## riscv_forwarding_pipeline
module riscv_forwarding_pipeline #(parameter INITIAL_PC = 32'h00400000)
(clk, rst, instruction, dReadData, PC, iMemRead, dAddress, dWriteData, MemRead, MemWrite);
Settings: LEC_CHECK=0, CAP_MARGIN=20, CORE_MARGIN=2, CORE_UTILIZATION=72, SLEW_MARGIN=20; clock period 6.2 ns.
run.sh (not shown) runs the stock make flow with config.mk's settings and CLKGATE_MAP_FILE=.
The baseline went through all stages and came out clean.
==> next run, changes <==
- ABC_AREA: unset -> 1
- CORE_ASPECT_RATIO: unset -> 1.65
- CORE_MARGIN: 2 -> 3
- CORE_UTILIZATION: 72 -> 28
- CTS_CLUSTER_DIAMETER: unset -> 207
- GPL_ROUTABILITY_DRIVEN: unset -> 0
- GPL_TIMING_DRIVEN: unset -> 1
- HOLD_SLACK_MARGIN: unset -> 0.28
- MIN_ROUTING_LAYER: unset -> met1
- clock period: 6.2 -> 3.62 ns (I/O delays scaled with it)
Effect: This time the run completed and failed the layout checks on negative setup slack. Global-route usage goes down by 24 points. Die size increases to 2.7 times its value. Final area grows by 18%. Utilization came out lower by 46 points. Non-clock buffer count increases by 650.

* * *

## build 64
riscv_forwarding_pipeline again, from the RTL that the note above started with.
Settings: LEC_CHECK=0, ABC_AREA=1, CAP_MARGIN=5, CELL_PAD_IN_SITES_DETAIL_PLACEMENT=2, CELL_PAD_IN_SITES_GLOBAL_PLACEMENT=1, CORE_MARGIN=3, CORE_UTILIZATION=17, GPL_ROUTABILITY_DRIVEN=1, HOLD_SLACK_MARGIN=0.05, MAX_ROUTING_LAYER=met4, MIN_ROUTING_LAYER=met2, PLACE_DENSITY=0.88, SLEW_MARGIN=20; clock period 6.84 ns.
As the logs show, build 64 stopped at global routing (5_1_grt) after a tool error, so it never reached the end of the flow.
Input-level comparison between build 26 and build 64:
# build 64
export LEC_CHECK = 0
export ABC_AREA = 1
export CAP_MARGIN = 5
export CELL_PAD_IN_SITES_DETAIL_PLACEMENT = 2
export CELL_PAD_IN_SITES_GLOBAL_PLACEMENT = 1
export CORE_MARGIN = 3
export CORE_UTILIZATION = 17
export GPL_ROUTABILITY_DRIVEN = 1
export HOLD_SLACK_MARGIN = 0.05
export MAX_ROUTING_LAYER = met4
export MIN_ROUTING_LAYER = met2
export PLACE_DENSITY = 0.88
export SLEW_MARGIN = 20
create_clock -name core_clock -period 6.84 [get_ports {clk}]
# build 26
export LEC_CHECK = 0
export ABC_AREA = 1
export CAP_MARGIN = 15
export CORE_MARGIN = 2
export CORE_UTILIZATION = 66
export CTS_CLUSTER_DIAMETER = 203
export HOLD_SLACK_MARGIN = 0.3
export MAX_ROUTING_LAYER = met4
export PLACE_DENSITY_LB_ADDON = 0.06
export SLEW_MARGIN = 20
export TNS_END_PERCENT = 60
create_clock -name core_clock -period 3.59 [get_ports {clk}]
Findings:
On build 26: initial core utilization is 50 points higher than what build 64 gave. Build 26 finished every stage; the final checks, however, were not passed, the failures being setup timing. Build 26 -> build 64: number of flops mapped to enable cells by yosys delta 0, exact match. On die outline width, the higher figure sits with build 64, not build 26. Comparing build 64 and build 26, the lower number of buffers added by the clock tree synthesis step was measured on build 26. Sort build 64 and build 26 by area after detailed placement desc -> top: build 64. Compared with build 64, build 26 shows a higher post-CTS resize count. Across both runs, number of cells after detailed placement was lower for build 26 than for build 64.
Inputs modified between build 26 and build 4:
# build 26
export LEC_CHECK = 0
export ABC_AREA = 1
export CAP_MARGIN = 15
export CORE_MARGIN = 2
export CORE_UTILIZATION = 66
export CTS_CLUSTER_DIAMETER = 203
export HOLD_SLACK_MARGIN = 0.3
export MAX_ROUTING_LAYER = met4
export PLACE_DENSITY_LB_ADDON = 0.06
export SLEW_MARGIN = 20
export TNS_END_PERCENT = 60
create_clock -name core_clock -period 3.59 [get_ports {clk}]
# build 4
export LEC_CHECK = 0
export CAP_MARGIN = 20
export CORE_MARGIN = 2
export CORE_UTILIZATION = 72
export CTS_CLUSTER_SIZE = 35
export HOLD_SLACK_MARGIN = -0.1
export MAX_ROUTING_LAYER = met4
export PLACE_DENSITY = 0.7
export SETUP_SLACK_MARGIN = 1.19
export SLEW_MARGIN = 20
create_clock -name core_clock -period 4.54 [get_ports {clk}]
Notes after the runs:
In build 4 the implementation completed, yet the final layout does not meet the checks, the culprit being setup timing. The internal power of build 4 is lower than that of build 26. Combinational power: build 4 lower than build 26. In build 4, the via count of the first global-routing pass came out 12800 below the value in build 26. In the flow results for build 26 and build 4, the synthesized area is smaller on build 4. Sort build 26 and build 4 by total power of the final layout, descending, and build 26 comes first. On number of clock buffers inserted by TritonCTS: between build 26 and build 4, it ends up lower for build 4. Compared with build 26, build 4 shows a die size that is 0.015 mm^2 lower. Of build 26 and build 4, build 4 shows the lower clock-buffer cell count, with build 26 above it.
Input-level comparison between build 5 and build 4:
# build 4
export LEC_CHECK = 0
export CAP_MARGIN = 20
export CORE_MARGIN = 2
export CORE_UTILIZATION = 72
export CTS_CLUSTER_SIZE = 35
export HOLD_SLACK_MARGIN = -0.1
export MAX_ROUTING_LAYER = met4
export PLACE_DENSITY = 0.7
export SETUP_SLACK_MARGIN = 1.19
export SLEW_MARGIN = 20
create_clock -name core_clock -period 4.54 [get_ports {clk}]
# build 5
export LEC_CHECK = 0
export ABC_AREA = 1
export CAP_MARGIN = 15
export CORE_MARGIN = 2
export CORE_UTILIZATION = 72
export CTS_CLUSTER_DIAMETER = 203
export HOLD_SLACK_MARGIN = 0.3
export MAX_ROUTING_LAYER = met4
export PLACE_DENSITY_LB_ADDON = 0.06
export SETUP_SLACK_MARGIN = 1.01
export SLEW_MARGIN = 20
export TNS_END_PERCENT = 60
create_clock -name core_clock -period 3.59 [get_ports {clk}]
Findings:
Build 5 never completed; the flow aborted with a tool error in global routing (5_1_grt). Compared with build 4, build 5 shows a higher height of the chip. Mean cell area of the mapped netlist in build 5 is 32% lower than in build 4. Taking build 4 as the reference, in build 5 count of placed standard cells including taps now sits higher; placer congestion estimate up 5.2%. Going from build 4 to build 5, the die area was enlarged.

* * *

Starting RTL as in the previous note.
export LEC_CHECK = 0
export CAP_MARGIN = 20
export CORE_MARGIN = 2
export CORE_UTILIZATION = 40
export SETUP_SLACK_MARGIN = -0.53
export SLEW_MARGIN = 20
create_clock -name core_clock -period 6.2 [get_ports {clk}]
Rerun with:
- CORE_UTILIZATION: 40 -> 72
- CTS_CLUSTER_SIZE: default -> 36
- HOLD_SLACK_MARGIN: default -> -0.08
- PLACE_DENSITY: default -> 0.64
- SETUP_SLACK_MARGIN: -0.53 -> 1.07
- clock period: 6.2 -> 4.62 ns (I/O delays scaled with it)
Now the flow reached the layout checks and failed them: negative setup slack.
Area after synthesis stays the same.
Sequential power rises by a quarter to a third.
Via count rises by about a fifth.
Setup slack degrades by 670 ps.
Register-to-register slack degrades by 670 ps.
Combinational power rises by well over a third.
Die size falls by well over a third.
Power rises by well over a third.
First-iteration DRC count rises by well over a third.
Clock skew falls by 6.4 ps.
Rerun with:
- CAP_MARGIN: 20 -> 15
- CORE_UTILIZATION: 72 -> 45
- CTS_CLUSTER_DIAMETER: default -> 203
- CTS_CLUSTER_SIZE: 36 -> default
- HOLD_SLACK_MARGIN: -0.08 -> 0.3
- MAX_ROUTING_LAYER: default -> met4
- PLACE_DENSITY: 0.64 -> default
- PLACE_DENSITY_LB_ADDON: default -> 0.28
- SETUP_SLACK_MARGIN: 1.07 -> default
- TNS_END_PERCENT: default -> 20
- clock period: 4.62 -> 3.91 ns (I/O delays scaled with it)
Result:
- The new run reached the layout checks and failed them: negative setup slack
- clock-buffer cell count went down by 5
- wire length falls by 5.7%
- clock power rose by 26%
- final area came out higher by 1.7%
- setup slack gets worse by 750 ps
- final cell count grows by 12%
- utilization came out lower by 32 points
- non-clock buffer count came out higher by 94
- die area went up by 59%
Rerun with:
- CAP_MARGIN: 15 -> 20
- CORE_ASPECT_RATIO: default -> 0.97
- CORE_UTILIZATION: 45 -> 44
- CTS_CLUSTER_DIAMETER: 203 -> 270
- HOLD_SLACK_MARGIN: 0.3 -> default
- MIN_ROUTING_LAYER: default -> met1
- PLACE_DENSITY_LB_ADDON: 0.28 -> default
- SLEW_MARGIN: 20 -> 0
- TNS_END_PERCENT: 20 -> default
- clock period: 3.91 -> 3.85 ns (I/O delays scaled with it)
What happened:
- The changed run reached the layout checks and failed them: negative setup slack
- fmax is about the same
- cell count barely changes
- wire length rises by about 2.3%
- clock-buffer cell count rises by 15
- combinational power rises by 5.7%
- design area rises by 0.97%
- sequential share of layout area falls by 0.43 points
- utilization falls by 0.51 points
- via count falls by about 0.7%
- first-iteration DRC count falls by 15%

* * *

Starting RTL as in the previous note.
// riscv_forwarding_pipeline
module riscv_forwarding_pipeline #(parameter INITIAL_PC = 32'h00400000)
(clk, rst, instruction, dReadData, PC, iMemRead, dAddress, dWriteData, MemRead, MemWrite);
clock: 4.47 ns
lec_check: 0
cap_margin: 20
core_margin: 2
core_utilization: 72
cts_cluster_size: 25
place_density: 0.7
setup_slack_margin: 1.16
slew_margin: 20
The starting point reached the layout checks and failed them: setup timing.
Change:
- CORE_UTILIZATION: 72 -> 57
- CTS_CLUSTER_SIZE: 25 -> not set
- PLACE_DENSITY: 0.7 -> not set
- SETUP_SLACK_MARGIN: 1.16 -> not set
- clock period: 4.47 -> 3.45 ns (I/O delays scaled with it)
Outcome:
- The changed run finished but fails on setup timing
- count of clock-buffer cells in the layout decreases by 4
- register-to-register slack got worse by 0.90 ns
- clock skew goes down by 0.0047 ns
- design area grows slightly
Change:
- CORE_UTILIZATION: 57 -> 72
- CTS_CLUSTER_SIZE: not set -> 36
- HOLD_SLACK_MARGIN: not set -> -0.09
- PLACE_DENSITY: not set -> 0.64
- SETUP_SLACK_MARGIN: not set -> -0.3
- clock period: 3.45 -> 4.04 ns (I/O delays scaled with it)
=> The new run completed and failed the layout checks on setup timing; wire length increases by about a fifth; design area decreases slightly; total power decreases by about a fifth; clock skew increases by 0.049 ns; non-clock buffer count decreases by 95; worst hold slack improves by 0.22 ns; final cell count decreases by a few percent; first-iteration DRC count increases by well over a third; worst setup slack improves by 0.31 ns; clock-buffer cell count decreases by 10; critical path depth increases by 12.
Change:
- CAP_MARGIN: 20 -> 25
- CELL_PAD_IN_SITES_GLOBAL_PLACEMENT: not set -> 1
- CORE_MARGIN: 2 -> 3
- CORE_UTILIZATION: 72 -> 40
- CTS_CLUSTER_SIZE: 36 -> not set
- HOLD_SLACK_MARGIN: -0.09 -> not set
- PLACE_DENSITY: 0.64 -> 0.88
- SETUP_SLACK_MARGIN: -0.3 -> not set
- clock period: 4.04 -> 6.84 ns (I/O delays scaled with it)
Outcome:
- The new run completed without violations
- clock power shrinks by 43%
- total power shrinks by 45%
- worst hold slack got worse by 0.015 ns
- flip-flop count is unchanged
- sequential power shrinks by 41%
- sequential share of layout area grows by 2.9 points
- die size grows by 81%
- non-clock buffer count shrinks by 546
Change:
- CAP_MARGIN: 25 -> 20
- CELL_PAD_IN_SITES_GLOBAL_PLACEMENT: 1 -> not set
- CORE_MARGIN: 3 -> 2
- CORE_UTILIZATION: 40 -> 58
- PLACE_DENSITY: 0.88 -> not set
- clock period: 6.84 -> 3.8 ns (I/O delays scaled with it)
Now the flow completed, yet does not pass: setup timing.
Critical path depth is higher by 1.
Synthesized area is unchanged.
Global-route usage is higher by 13 points.
Setup slack is worse by 2.1 ns.
Change:
- CORE_UTILIZATION: 58 -> 72
- CTS_CLUSTER_SIZE: not set -> 36
- PLACE_DENSITY: not set -> 0.64
- clock period: 3.8 -> 4.21 ns (I/O delays scaled with it)
Effect: The new run ran to the end with violations: setup timing; setup slack improves by 0.29 ns; sequential share of layout area increases by 1.2 points; routed wire length increases by 6.5%; via count increases by 8.6%; area after synthesis is unchanged; core utilization increases by 15 points; synthesized cell count stays the same; first-iteration DRC count increases by 73%; sequential power decreases by about 10%; count of clock-buffer cells in the layout decreases by 1.
Power and IR drop assume default switching activity.
